==> flow/design.v (excerpt) <==
module ascon_p_serial_multiround     
     #(parameter BW = 64) (
         input clk,
         input rstn,
         input en,                        
         input en_inc,                    
         input [2:0] slice_idx,           
         input [BW-1:0] slice_in,         
         output reg [BW-1:0] slice_out,   
         output done                      
     );
    reg [BW-1:0] state [0:4];
    wire [3:0] round;
    wire [BW*5 - 1:0] next_state_w;
    always @(posedge clk or negedge rstn) begin
        if (!rstn) begin
            state[0] <= 0; state[1] <= 0; state[2] <= 0;
            state[3] <= 0; state[4] <= 0;
        end else if (en) begin
            state[slice_idx] <= slice_in;
        end 
        else if (en_inc && !done) begin
            {state[0], state[1], state[2], state[3], state[4]} <= next_state_w;
        end
    end
    wire [BW-1:0] s_rc0, s_rc1, s_rc2, s_rc3, s_rc4;
    wire [BW-1:0] s_p1_0, s_p1_1, s_p1_2, s_p1_3, s_p1_4;
    wire [BW-1:0] t0, t1, t2, t3, t4;
    wire [BW-1:0] s_p2_0, s_p2_1, s_p2_2, s_p2_3, s_p2_4;
    wire [BW-1:0] s_sub_0, s_sub_1, s_sub_2, s_sub_3, s_sub_4;
    wire [BW-1:0] s_q0, s_q1, s_q2, s_q3, s_q4;
    wire [BW-1:0] s_ld_0, s_ld_1, s_ld_2, s_ld_3, s_ld_4;
    assign s_rc0 = state[0];
    assign s_rc1 = state[1];
    assign s_rc2 = state[2] ^ {{56'd0}, (8'd240 - 8'd15 * round)};  
    assign s_rc3 = state[3];
    assign s_rc4 = state[4];
    assign s_p1_0 = s_rc0 ^ s_rc4;
    assign s_p1_4 = s_rc4 ^ s_rc3;
    assign s_p1_2 = s_rc2 ^ s_rc1;
    assign s_p1_1 = s_rc1;
    assign s_p1_3 = s_rc3;
    assign t0 = (~s_p1_0) & s_p1_1;
    assign t1 = (~s_p1_1) & s_p1_2;
    assign t2 = (~s_p1_2) & s_p1_3;
    assign t3 = (~s_p1_3) & s_p1_4;
  ...
Size: roughly 390 flip-flops, roughly 33,000 um^2 of cells after synthesis.
==> flow/config.mk <==
export PLATFORM = sky130hd
export DESIGN_NAME = ascon_p_serial_multiround
export DESIGN_NICKNAME = ascon_p_serial_multiround
export VERILOG_FILES = /design/flow/design.v
export SDC_FILE = /design/flow/constraint.sdc
export NUM_CORES = 4
export LEC_CHECK = 0
export ABC_AREA = 0
export CAP_MARGIN = 20
export CELL_PAD_IN_SITES_DETAIL_PLACEMENT = 2
export CORE_MARGIN = 2
export CORE_UTILIZATION = 68
export CTS_CLUSTER_SIZE = 61
export MAX_ROUTING_LAYER = met4
export PLACE_DENSITY_LB_ADDON = 0.23
export SLEW_MARGIN = 15
==> flow/constraint.sdc <==
create_clock -name core_clock -period 4.2 [get_ports {clk}]
set_input_delay 0.8400 -clock core_clock [delete_from_list [all_inputs] [get_ports {clk}]]
set_output_delay 0.8400 -clock core_clock [all_outputs]
set_load 0.01 [all_outputs]
run.sh (not shown) runs the stock make flow with config.mk's settings and CLKGATE_MAP_FILE=.
The starting point aborted during detailed placement.
Change:
Settings changed: ABC_AREA 0 to default, CELL_PAD_IN_SITES_DETAIL_PLACEMENT 2 to default, CORE_UTILIZATION 68 to 66, CTS_CLUSTER_DIAMETER from default to 49, CTS_CLUSTER_SIZE 61 to default, MAX_ROUTING_LAYER met4 to default, PLACE_DENSITY_LB_ADDON 0.23 to default, SLEW_MARGIN 15 to 20.
Clock period 4.2 ns to 3.08 ns, I/O delays scaled along.
Outcome:
- This time the run produced a layout that fails on capacitance limit, slew limit, setup timing
- synthesized cell count is unchanged
- die area increases by about 3%
- synthesized area stays the same
Change:
Settings changed: CORE_UTILIZATION 66 to 51, CTS_CLUSTER_DIAMETER 49 to default, CTS_CLUSTER_SIZE from default to 96.
Clock period 3.08 ns to 1.97 ns, I/O delays scaled along.
=> The new run died in global routing. Synthesized cell count does not change. Synthesized area stays the same. Die size came out higher by a quarter to a third.

* * *

Starting RTL as in the previous note.
make LEC_CHECK=0 CAP_MARGIN=20 CORE_MARGIN=2 CORE_UTILIZATION=40 SLEW_MARGIN=20 finish   # period 4.09 ns
==> next run, changes <==
--- a/flow/config.mk
+++ b/flow/config.mk
@@ -8,4 +8,4 @@
 export CAP_MARGIN = 20
 export CORE_MARGIN = 2
-export CORE_UTILIZATION = 40
+export CORE_UTILIZATION = 71
 export SLEW_MARGIN = 20
==> flow/constraint.sdc (replaced) <==
create_clock -name core_clock -period 4.59 [get_ports {clk}]
set_input_delay 0.9180 -clock core_clock [delete_from_list [all_inputs] [get_ports {clk}]]
set_output_delay 0.9180 -clock core_clock [all_outputs]
set_load 0.01 [all_outputs]
Synthesized cell count does not change.
Clock-buffer cell count goes up by 11.
Synthesized area does not change.
Non-clock buffer count goes down by 107.
Final area goes down by 4.4%.
Clock skew goes down by 0.0043 ns.
Routed wire length goes down by 6.3%.
Global-route usage goes up by 23 points.
Register-to-register slack got worse by 0.03 ns.
==> next run, changes <==
--- a/flow/config.mk
+++ b/flow/config.mk
@@ -8,4 +8,5 @@
 export CAP_MARGIN = 20
 export CORE_MARGIN = 2
-export CORE_UTILIZATION = 71
+export CORE_UTILIZATION = 59
+export CTS_CLUSTER_SIZE = 39
 export SLEW_MARGIN = 20
==> flow/constraint.sdc (replaced) <==
create_clock -name core_clock -period 2.75 [get_ports {clk}]
set_input_delay 0.5500 -clock core_clock [delete_from_list [all_inputs] [get_ports {clk}]]
set_output_delay 0.5500 -clock core_clock [all_outputs]
set_load 0.01 [all_outputs]
Effect:
- The changed run completed and failed the layout checks on setup timing
- first-iteration DRC count went down by about a fifth
- sequential share of layout area shrinks by 2.8 points
- final area is higher by roughly a tenth
- maximum frequency grows by about a fifth
- clock-buffer cell count fell by 9
- setup slack got worse by 1.2 ns
- core utilization came out lower by 6.0 points
- routed wire length rose by roughly a tenth
==> next run, changes <==
--- a/flow/config.mk
+++ b/flow/config.mk
@@ -8,5 +8,4 @@
 export CAP_MARGIN = 20
 export CORE_MARGIN = 2
-export CORE_UTILIZATION = 59
-export CTS_CLUSTER_SIZE = 39
+export CORE_UTILIZATION = 69
 export SLEW_MARGIN = 20
==> flow/constraint.sdc (replaced) <==
create_clock -name core_clock -period 4.81 [get_ports {clk}]
set_input_delay 0.9620 -clock core_clock [delete_from_list [all_inputs] [get_ports {clk}]]
set_output_delay 0.9620 -clock core_clock [all_outputs]
set_load 0.01 [all_outputs]
=>
- With this change the flow finished with timing, DRC and antenna clean
- via count falls by a few percent
- setup slack improves by 1.3 ns
- core utilization rose by 3.1 points
- clock skew rises by 0.013 ns
- clock-buffer cell count goes up by 2
- design area fell by roughly a tenth
- area after synthesis stays the same
- wire length shrinks by roughly a tenth
- first-iteration DRC count went up by roughly a tenth
- sequential share of layout area went up by 3.0 points
==> next run, changes <==
--- a/flow/config.mk
+++ b/flow/config.mk
@@ -6,6 +6,8 @@
 export NUM_CORES = 4
 export LEC_CHECK = 0
+export ABC_AREA = 1
 export CAP_MARGIN = 20
 export CORE_MARGIN = 2
-export CORE_UTILIZATION = 69
+export CORE_UTILIZATION = 40
+export CTS_CLUSTER_SIZE = 61
 export SLEW_MARGIN = 20
==> flow/constraint.sdc (replaced) <==
create_clock -name core_clock -period 4.2 [get_ports {clk}]
set_input_delay 0.8400 -clock core_clock [delete_from_list [all_inputs] [get_ports {clk}]]
set_output_delay 0.8400 -clock core_clock [all_outputs]
set_load 0.01 [all_outputs]
=>
- routed wire length went up by 55%
- synthesized area is higher by 10%
- sequential share of layout area went down by 3.3 points
==> next run, changes <==
--- a/flow/config.mk
+++ b/flow/config.mk
@@ -6,8 +6,6 @@
 export NUM_CORES = 4
 export LEC_CHECK = 0
-export ABC_AREA = 1
 export CAP_MARGIN = 20
 export CORE_MARGIN = 2
 export CORE_UTILIZATION = 40
-export CTS_CLUSTER_SIZE = 61
 export SLEW_MARGIN = 20
Effect: Synthesized area goes down by 9.4%. Cell count falls by 27%. First-iteration DRC count fell by 36%. Wire length decreases by 32%. Die area fell by 9.3%. Design area is lower by 9.0%. Count of clock-buffer cells in the layout rises by 6. Maximum frequency hardly moves. Global-route usage decreases by 11 points.
